==> inputs of 03-02 <==
// mips
module mips (
        input  wire        clk,
        input  wire        rst,
        input  wire [4:0]  ra3,
        input  wire [31:0] instr,
        input  wire [31:0] rd_dm,
        output wire        we_dm,
        output wire [31:0] pc_current,
        output wire [31:0] alu_out,
        output wire [31:0] wd_dm,
        output wire [31:0] rd3,
        output wire [31:0] wd_rf,
        output wire [4:0] rf_wa
    );
==> flow/config.mk <==
export PLATFORM = sky130hd
export DESIGN_NAME = mips
export DESIGN_NICKNAME = mips
export VERILOG_FILES = /design/flow/design.v
export SDC_FILE = /design/flow/constraint.sdc
export NUM_CORES = 4
export LEC_CHECK = 0
export CAP_MARGIN = 20
export CELL_PAD_IN_SITES_GLOBAL_PLACEMENT = 1
export CORE_ASPECT_RATIO = 1.12
export CORE_MARGIN = 2
export CORE_UTILIZATION = 58
export GPL_TIMING_DRIVEN = 1
export MAX_ROUTING_LAYER = met4
export PLACE_DENSITY_LB_ADDON = 0.21
export SETUP_SLACK_MARGIN = 2.58
export SLEW_MARGIN = 25
export TNS_END_PERCENT = 5
==> flow/constraint.sdc <==
create_clock -name core_clock -period 15.2 [get_ports {clk}]
set_input_delay 3.0400 -clock core_clock [delete_from_list [all_inputs] [get_ports {clk}]]
set_output_delay 3.0400 -clock core_clock [all_outputs]
set_load 0.01 [all_outputs]
run.sh (not shown) runs the stock make flow with config.mk's settings and CLKGATE_MAP_FILE=.
==> 03-07: changes against 03-02 <==
CELL_PAD_IN_SITES_GLOBAL_PLACEMENT = default   (was 1)
CORE_ASPECT_RATIO = default   (was 1.12)
CORE_UTILIZATION = 68   (was 58)
CTS_CLUSTER_DIAMETER = 351   (was default)
CTS_CLUSTER_SIZE = 95   (was default)
GPL_TIMING_DRIVEN = default   (was 1)
MAX_ROUTING_LAYER = default   (was met4)
PLACE_DENSITY = 0.6   (was default)
PLACE_DENSITY_LB_ADDON = default   (was 0.21)
SETUP_SLACK_MARGIN = 1.0   (was 2.58)
SLEW_MARGIN = 20   (was 25)
TNS_END_PERCENT = 10   (was 5)
==> flow/constraint.sdc (replaced) <==
create_clock -name core_clock -period 11.6 [get_ports {clk}]
set_input_delay 2.3200 -clock core_clock [delete_from_list [all_inputs] [get_ports {clk}]]
set_output_delay 2.3200 -clock core_clock [all_outputs]
set_load 0.01 [all_outputs]
==> 02-03: changes against 03-02 <==
CELL_PAD_IN_SITES_GLOBAL_PLACEMENT = default   (was 1)
CORE_ASPECT_RATIO = default   (was 1.12)
CORE_UTILIZATION = 21   (was 58)
GPL_TIMING_DRIVEN = default   (was 1)
MAX_ROUTING_LAYER = default   (was met4)
PLACE_DENSITY = 0.6   (was default)
PLACE_DENSITY_LB_ADDON = default   (was 0.21)
SETUP_SLACK_MARGIN = 1.0   (was 2.58)
SLEW_MARGIN = 20   (was 25)
TNS_END_PERCENT = default   (was 5)
==> flow/constraint.sdc (replaced) <==
create_clock -name core_clock -period 19.0 [get_ports {clk}]
set_input_delay 3.8000 -clock core_clock [delete_from_list [all_inputs] [get_ports {clk}]]
set_output_delay 3.8000 -clock core_clock [all_outputs]
set_load 0.01 [all_outputs]
==> GITHUB_STEP_SUMMARY <==
### Flow metrics

| Metric | Value |
|---|---|
| Outcome | complete, no violations |
| Routed wl met3 | around 78 mm |
| H-tree Lvls | 3 |
| Row count | about 260 |
| Post-CTS setup buffer count | about 50 |
| Core Util at FP | 21.1% |
| Comb area | between 60000 and 70000 sq um |
| Die ar. | 495000 sq um |
| Placed cells | about 15000 |
| Chip height | 703 microns |
| Pre-CTS setup slack | -0.278 ns |
| Placed inst area | approximately 120000 sq um |
| Core area | 487000 sq um |
| GPL Wtd Cong | about 1.1 |
| Num CTS Buffers | roughly 120 |
| Die Width | about 700 microns |
Source of the figures above: 02-03

==> GITHUB_STEP_SUMMARY <==
### Yosys + OpenROAD results

| Metric | Value |
|---|---|
| Outcome | did not finish |
| Last stage | global routing (5_1_grt) |
| Row count | roughly 160 |
| Die Width | ~400 microns |
| Num CTS Buffers | 113 |
| H-tree Lvls | 3 |
| Chip height | approximately 450 microns |
| Placed cells | between 10000 and 15000 |
| Core area | 176000 sq um |
| Placed inst area | 116000 sq um |
Source of the figures above: 03-02

==> GITHUB_STEP_SUMMARY <==
### Yosys + OpenROAD results

| Metric | Value |
|---|---|
| Die Width | 393 microns |
| H-tree Lvls | 1 |
| Err | [ERROR GRT-0116] Global routing finished with congestion. Check the congestion regions in the DRC Viewer. |
| Row count | about 140 |
| Pre-CTS setup slack | -3.92 ns |
| Core Util at FP | 68.5% |
| GPL Wtd Cong | approximately 1.3 |
| Last stage | global routing (5_1_grt) |
| Die ar. | ~150000 sq um |
| Core area | 150000 sq um |
| Placed inst area | 119000 sq um |
| Num CTS Buffers | 16 |
| Post-CTS setup buffer count | roughly 180 |
| Placed cells | about 12000 |
| Outcome | did not finish |
| Chip height | roughly 390 microns |
| Post-Synth AOI/OAI Area | between 7 and 8% |
Source of the figures above: 03-07


---

==> job 4484 <==
==> flow/design.v <==
module mux2 #(parameter WIDTH = 8) (
        input  wire             sel,
        input  wire [WIDTH-1:0] a,
        input  wire [WIDTH-1:0] b, 
        output wire [WIDTH-1:0] y
    );
    assign y = (sel) ? b : a;
endmodule
module adder (
        input  wire [31:0] a,
        input  wire [31:0] b,
        output wire [31:0] y
    );
    assign y = a + b;
endmodule
module dreg # (parameter WIDTH = 32) (
        input  wire             clk,
        input  wire             rst,
        input  wire [WIDTH-1:0] d,
        output reg  [WIDTH-1:0] q
    );
    always @ (posedge clk, posedge rst) begin
        if (rst) q <= 0;
        else     q <= d;
    end
endmodule
module flopenr #(parameter WIDTH = 8)
    (
        input clk, reset, en,
        input [WIDTH-1:0] d,
        output reg [WIDTH-1:0] q
    );
    always @(posedge clk, posedge reset)
    begin
      if(reset) q<=0;
      else if(en) q<=d;
      else q<=q;
    end
endmodule
module signext (
        input  wire [15:0] a,
        output wire [31:0] y
    );
    assign y = {{16{a[15]}}, a};
endmodule
module regfile (
        input  wire        clk,
        input  wire        we,
        input  wire [4:0]  ra1,
        input  wire [4:0]  ra2,
        input  wire [4:0]  ra3,
        input  wire [4:0]  wa,
        input  wire [31:0] wd,
        output wire [31:0] rd1,
        output wire [31:0] rd2,
        output wire [31:0] rd3
    );
    reg [31:0] rf [0:31];
    always @ (posedge clk) begin
        if (we) rf[wa] <= wd;
    end
    assign rd1 = (ra1 == 0) ? 0 : rf[ra1];
    assign rd2 = (ra2 == 0) ? 0 : rf[ra2];
    assign rd3 = (ra3 == 0) ? 0 : rf[ra3];
endmodule
module alu (
        input  wire [2:0]  op,
        input  wire [31:0] a,
        input  wire [31:0] b,
        output wire        zero,
        output wire  [31:0] y,
        output wire  [31:0] y_hi
    );
    reg [63:0] y_total;
    assign {y_hi, y} = y_total;
    assign zero = (y == 0);
    always @ (op, a, b) begin
        case (op)
            3'b000: y_total = a & b;
            3'b001: y_total = a | b;
            3'b010: y_total = a + b;
            3'b011: y_total = a * b;  
            3'b100: y_total = b << a[4:0];  
            3'b101: y_total = b >> a[4:0];  
            3'b110: y_total = a - b;
            3'b111: y_total = (a < b) ? 1 : 0;
        endcase
    end
endmodule
module datapath (
        input  wire        clk,
        input  wire        rst,
        input  wire        jal,
        input  wire        branch,
        input  wire        jump,
        input  wire        reg_jump,
        input  wire        reg_dst,
        input  wire        we_reg,
        input  wire        alu_src,
        input  wire [1:0]  dm2reg,
        input  wire        we_hilo,
        input  wire        alu_out_sel,
        input  wire        hilo_sel,
        input  wire        shift_mux_sel,
        input  wire [2:0]  alu_ctrl,
        input  wire [4:0]  ra3,
        input  wire [31:0] instr,
        input  wire [31:0] rd_dm,
        output wire [31:0] pc_current,
        output wire [31:0] alu_mux_out,
        output wire [31:0] wd_dm,
        output wire [31:0] rd3,
        output wire [31:0] wd_rf,
        output wire [4:0] rf_wa
    );
    wire [4:0]  reg_addr;
    wire        pc_src;
    wire [31:0] pc_plus4;
    wire [31:0] pc_pre;
    wire [31:0] pc_next;
    wire [31:0] pc_rj_plus4;
    wire [31:0] sext_imm;
    wire [31:0] ba;
    wire [31:0] bta;
    wire [31:0] jta;
    wire [31:0] rd1_out;
    wire [31:0] alu_pa;
    wire [31:0] alu_pb;
    wire [31:0] alu_mem_out;
    wire        zero;
    wire [64-1:0] hilo_d, hilo_q;
    wire [32-1:0] hi_q, lo_q;
    wire [32-1:0] alu_out_hi;
    wire [32-1:0] hilo_mux_out;
    wire [32-1:0] alu_out;
    wire [4:0] shift_rd1_out;
    assign pc_src = branch & zero;
    assign ba = {sext_imm[29:0], 2'b00};
    assign jta = {pc_plus4[31:28], instr[25:0], 2'b00};
    dreg pc_reg (
            .clk            (clk),
            .rst            (rst),
            .d              (pc_next),
            .q              (pc_current)
        );
    adder pc_plus_4 (
            .a              (pc_current),
            .b              (32'd4),
            .y              (pc_plus4)
        );
    adder pc_plus_br (
            .a              (pc_plus4),
            .b              (ba),
            .y              (bta)
        );
    mux2 #(32) pc_reg_jmp_mux (
            .sel            (reg_jump),
            .a              (pc_plus4),
            .b              (rd1_out),
            .y              (pc_rj_plus4)
        );
    mux2 #(32) pc_src_mux (
            .sel            (pc_src),
            .a              (pc_rj_plus4),
            .b              (bta),
            .y              (pc_pre)
        );
    mux2 #(32) pc_jmp_mux (
            .sel            (jump),
            .a              (pc_pre),
            .b              (jta),
            .y              (pc_next)
        );
    mux2 #(5) rf_wa_mux (
            .sel            (reg_dst),
            .a              (instr[20:16]),
            .b              (instr[15:11]),
            .y              (reg_addr)
        );
    mux2 #(5) reg_addr_mux (
            .sel            (jal),
            .a              (reg_addr),
            .b              (5'h1F),
            .y              (rf_wa)
        );
    regfile rf (
            .clk            (clk),
            .we             (we_reg),
            .ra1            (instr[25:21]),
            .ra2            (instr[20:16]),
            .ra3            (ra3),
            .wa             (rf_wa),
            .wd             (wd_rf),
            .rd1            (rd1_out),
            .rd2            (wd_dm),
            .rd3            (rd3)
        );
    signext se (
            .a              (instr[15:0]),
            .y              (sext_imm)
        );
    mux2 #(32) alu_pb_mux (
            .sel            (alu_src),
            .a              (wd_dm),
            .b              (sext_imm),
            .y              (alu_pb)
        );
    assign alu_pa = {rd1_out[31:5], shift_rd1_out};
    mux2 #(5) shift_rd1_mux (
        .sel    (shift_mux_sel),
        .a      (rd1_out[4:0]),
        .b      (instr[10:6]),
        .y      (shift_rd1_out)
    );
    alu alu (
            .op             (alu_ctrl),
            .a              (alu_pa),
            .b              (alu_pb),
            .zero           (zero),
            .y              (alu_out),
            .y_hi           (alu_out_hi)
        );
    mux2 #(32) alu_mem_mux (
            .sel            (dm2reg),
            .a              (alu_mux_out),
            .b              (rd_dm),
            .y              (alu_mem_out)
        );
    mux2 #(32) rf_wd_mux (
            .sel            (jal),
            .a              (alu_mem_out),
            .b              (pc_plus4),
            .y              (wd_rf)
        );
    assign {hi_q, lo_q} = hilo_q;
    assign hilo_d = {alu_out_hi, alu_out};
    flopenr #(64) hilo_reg (
        .clk    (clk),
        .reset  (rst),
        .en     (we_hilo),
        .d      (hilo_d),
        .q      (hilo_q)
    );
    mux2 #(32) hilo_out_mux (
        .sel    (hilo_sel),
        .a      (lo_q),
        .b      (hi_q),
        .y    (hilo_mux_out)
    );
    mux2 #(32) alu_out_mux (
        .sel    (alu_out_sel),
        .a      (alu_out),
        .b      (hilo_mux_out),
        .y    (alu_mux_out)
    );
endmodule
module maindec (
        input  wire [5:0] opcode,
        output wire       jal,
        output wire       branch,
        output wire       jump,
        output wire       reg_dst,
        output wire       we_reg,
        output wire       alu_src,
        output wire       we_dm,
        output wire       dm2reg,
        output wire [1:0] alu_op
    );
    reg [9:0] ctrl;
    assign {jal, branch, jump, reg_dst, we_reg, alu_src, we_dm, dm2reg, alu_op} = ctrl;
    always @ (opcode) begin
        case (opcode)
            6'b00_0000: ctrl = 'b0_0_0_1_1_0_0_0_10;  
            6'b00_1000: ctrl = 'b0_0_0_0_1_1_0_0_00;  
            6'b00_0100: ctrl = 'b0_1_0_0_0_0_0_0_01;  
            6'b00_0010: ctrl = 'b0_0_1_0_0_0_0_0_00;  
            6'b00_0011: ctrl = 'b1_0_1_0_1_0_0_0_00;  
            6'b10_1011: ctrl = 'b0_0_0_0_0_1_1_0_00;  
            6'b10_0011: ctrl = 'b0_0_0_0_1_1_0_1_00;  
            default:    ctrl = 'bx_x_x_x_x_x_x_x_xx;
        endcase
    end
endmodule
module auxdec (
        input  wire [1:0] alu_op,
        input  wire [5:0] funct,
        output wire [2:0] alu_ctrl,
        output wire       hilo_sel,
        output wire       alu_out_sel,
        output wire       we_hilo,
        output wire       reg_jump,
        output wire       shift_mux_sel,
        output wire       we_reg_aux
    );
    reg [8:0] ctrl;
    assign {we_reg_aux, shift_mux_sel, reg_jump, we_hilo, alu_out_sel, hilo_sel, alu_ctrl} = ctrl;
    always @ (alu_op, funct) begin
        case (alu_op)
            2'b00: ctrl = 'b0_0_0_0_0_0_010;           
            2'b01: ctrl = 'b0_0_0_0_0_0_110;           
            default: case (funct)
                6'b10_0100: ctrl = 'b0_0_0_0_0_0_000;  
                6'b10_0101: ctrl = 'b0_0_0_0_0_0_001;  
                6'b10_0000: ctrl = 'b0_0_0_0_0_0_010;  
                6'b10_0010: ctrl = 'b0_0_0_0_0_0_110;  
                6'b10_1010: ctrl = 'b0_0_0_0_0_0_111;  
                6'b01_1001: ctrl = 'b1_0_0_1_0_0_011;  
                6'b01_0000: ctrl = 'b0_0_0_0_1_1_000;  
                6'b01_0010: ctrl = 'b0_0_0_0_1_0_000;  
                6'b00_1000: ctrl = 'b0_0_1_0_0_0_000;  
                6'b00_0000: ctrl = 'b0_1_0_0_0_0_100;  
                6'b00_0010: ctrl = 'b0_1_0_0_0_0_101;  
                default:    ctrl = 'bx_x_x_x_x_xxx;
            endcase
        endcase
    end
endmodule
module controlunit (
        input  wire [5:0]  opcode,
        input  wire [5:0]  funct,
        output wire        jal,
        output wire        branch,
        output wire        jump,
        output wire        reg_jump,
        output wire        reg_dst,
        output wire        we_reg,
        output wire        alu_src,
        output wire        we_dm,
        output wire        dm2reg,
        output wire        hilo_sel,
        output wire        alu_out_sel,
        output wire        we_hilo,
        output wire        shift_mux_sel,
        output wire [2:0]  alu_ctrl
    );
    wire [1:0] alu_op;
    wire we_reg_main, we_reg_aux;
    mux2 #(1) we_reg_mux (
            .sel            (we_reg_aux),
            .a              (we_reg_main),
            .b              (1'b0),
            .y              (we_reg)
        );
    maindec md (
        .opcode         (opcode),
        .jal            (jal),
        .branch         (branch),
        .jump           (jump),
        .reg_dst        (reg_dst),
        .we_reg         (we_reg_main),
        .alu_src        (alu_src),
        .we_dm          (we_dm),
        .dm2reg         (dm2reg),
        .alu_op         (alu_op)
    );
    auxdec ad (
        .alu_op         (alu_op),
        .funct          (funct),
        .alu_ctrl       (alu_ctrl),
        .hilo_sel       (hilo_sel),
        .alu_out_sel    (alu_out_sel),
        .we_hilo        (we_hilo),
        .reg_jump       (reg_jump),
        .shift_mux_sel  (shift_mux_sel),
        .we_reg_aux      (we_reg_aux)
    );
endmodule
module mips (
        input  wire        clk,
        input  wire        rst,
        input  wire [4:0]  ra3,
        input  wire [31:0] instr,
        input  wire [31:0] rd_dm,
        output wire        we_dm,
        output wire [31:0] pc_current,
        output wire [31:0] alu_out,
        output wire [31:0] wd_dm,
        output wire [31:0] rd3,
        output wire [31:0] wd_rf,
        output wire [4:0] rf_wa
    );
    wire       jal;
    wire       branch;
    wire       jump;
    wire       reg_jump;
    wire       reg_dst;
    wire       we_reg;
    wire       alu_src;
    wire       dm2reg;
    wire       we_hilo;
    wire       hilo_sel;
    wire       alu_out_sel;
    wire       shift_mux_sel;
    wire [2:0] alu_ctrl;
    datapath dp (
            .clk            (clk),
            .rst            (rst),
            .jal            (jal),
            .branch         (branch),
            .jump           (jump),
            .reg_jump       (reg_jump),
            .reg_dst        (reg_dst),
            .we_reg         (we_reg),
            .alu_src        (alu_src),
            .dm2reg         (dm2reg),
            .hilo_sel       (hilo_sel),
            .alu_out_sel    (alu_out_sel),
            .we_hilo        (we_hilo),
            .shift_mux_sel  (shift_mux_sel),
            .alu_ctrl       (alu_ctrl),
            .ra3            (ra3),
            .instr          (instr),
            .rd_dm          (rd_dm),
            .pc_current     (pc_current),
            .alu_mux_out    (alu_out),
            .wd_dm          (wd_dm),
            .rd3            (rd3),
            .wd_rf          (wd_rf),
            .rf_wa          (rf_wa)
        );
    controlunit cu (
            .opcode         (instr[31:26]),
            .funct          (instr[5:0]),
            .jal            (jal),
            .branch         (branch),
            .jump           (jump),
            .reg_jump       (reg_jump),
            .reg_dst        (reg_dst),
            .we_reg         (we_reg),
            .alu_src        (alu_src),
            .we_dm          (we_dm),
            .dm2reg         (dm2reg),
            .hilo_sel       (hilo_sel),
            .alu_out_sel    (alu_out_sel),
            .we_hilo        (we_hilo),
            .shift_mux_sel  (shift_mux_sel),
            .alu_ctrl       (alu_ctrl)
        );
endmodule
==> flow/run.sh <==
#!/bin/bash
# the make line also repeats each setting of config.mk as NAME=value (left out here)
make -C /OpenROAD-flow-scripts/flow DESIGN_CONFIG=/design/flow/config.mk WORK_HOME=/design/flow/orfs CLKGATE_MAP_FILE= finish
==> flow/config.mk <==
export PLATFORM = sky130hd
export DESIGN_NAME = mips
export DESIGN_NICKNAME = mips
export VERILOG_FILES = /design/flow/design.v
export SDC_FILE = /design/flow/constraint.sdc
export NUM_CORES = 4
export LEC_CHECK = 0
export CAP_MARGIN = 20
export CELL_PAD_IN_SITES_GLOBAL_PLACEMENT = 1
export CORE_ASPECT_RATIO = 1.12
export CORE_MARGIN = 2
export CORE_UTILIZATION = 63
export GPL_TIMING_DRIVEN = 1
export MAX_ROUTING_LAYER = met4
export SETUP_SLACK_MARGIN = -1.16
export SLEW_MARGIN = 25
export TNS_END_PERCENT = 5
==> flow/constraint.sdc <==
create_clock -name core_clock -period 15.2 [get_ports {clk}]
set_input_delay 3.0400 -clock core_clock [delete_from_list [all_inputs] [get_ports {clk}]]
set_output_delay 3.0400 -clock core_clock [all_outputs]
set_load 0.01 [all_outputs]
==> job 7988 (differences from job 4484) <==
==> flow/config.mk (replaced) <==
export PLATFORM = sky130hd
export DESIGN_NAME = mips
export DESIGN_NICKNAME = mips
export VERILOG_FILES = /design/flow/design.v
export SDC_FILE = /design/flow/constraint.sdc
export NUM_CORES = 4
export LEC_CHECK = 0
export ABC_AREA = 1
export CAP_MARGIN = 20
export CORE_MARGIN = 2
export CORE_UTILIZATION = 72
export CTS_CLUSTER_DIAMETER = 366
export CTS_CLUSTER_SIZE = 10
export PLACE_DENSITY = 0.6
export SETUP_SLACK_MARGIN = 1.32
export SLEW_MARGIN = 20
==> flow/constraint.sdc (replaced) <==
create_clock -name core_clock -period 4.48 [get_ports {clk}]
set_input_delay 0.8960 -clock core_clock [delete_from_list [all_inputs] [get_ports {clk}]]
set_output_delay 0.8960 -clock core_clock [all_outputs]
set_load 0.01 [all_outputs]
==> job 8666 (differences from job 4484) <==
==> flow/config.mk (replaced) <==
export PLATFORM = sky130hd
export DESIGN_NAME = mips
export DESIGN_NICKNAME = mips
export VERILOG_FILES = /design/flow/design.v
export SDC_FILE = /design/flow/constraint.sdc
export NUM_CORES = 4
export LEC_CHECK = 0
export CAP_MARGIN = 20
export CORE_MARGIN = 2
export CORE_UTILIZATION = 58
export PLACE_DENSITY = 0.6
export SETUP_SLACK_MARGIN = -0.96
export SLEW_MARGIN = 20
==> flow/constraint.sdc (replaced) <==
create_clock -name core_clock -period 16.2 [get_ports {clk}]
set_input_delay 3.2400 -clock core_clock [delete_from_list [all_inputs] [get_ports {clk}]]
set_output_delay 3.2400 -clock core_clock [all_outputs]
set_load 0.01 [all_outputs]
==> comparison <==
Job 7988 never finished: it broke off in 5_1_grt. Job 8666 completed, yet does not pass: negative setup slack. Job 4484 never finished: it broke off in 5_1_grt on ODB-0269.
Synthesized cell count: job 7988 is larger than job 4484 (about 60%).
In job 7988 the synthesized area is larger than in job 8666, by about 5%.
Die area: job 8666 > job 4484 > job 7988.
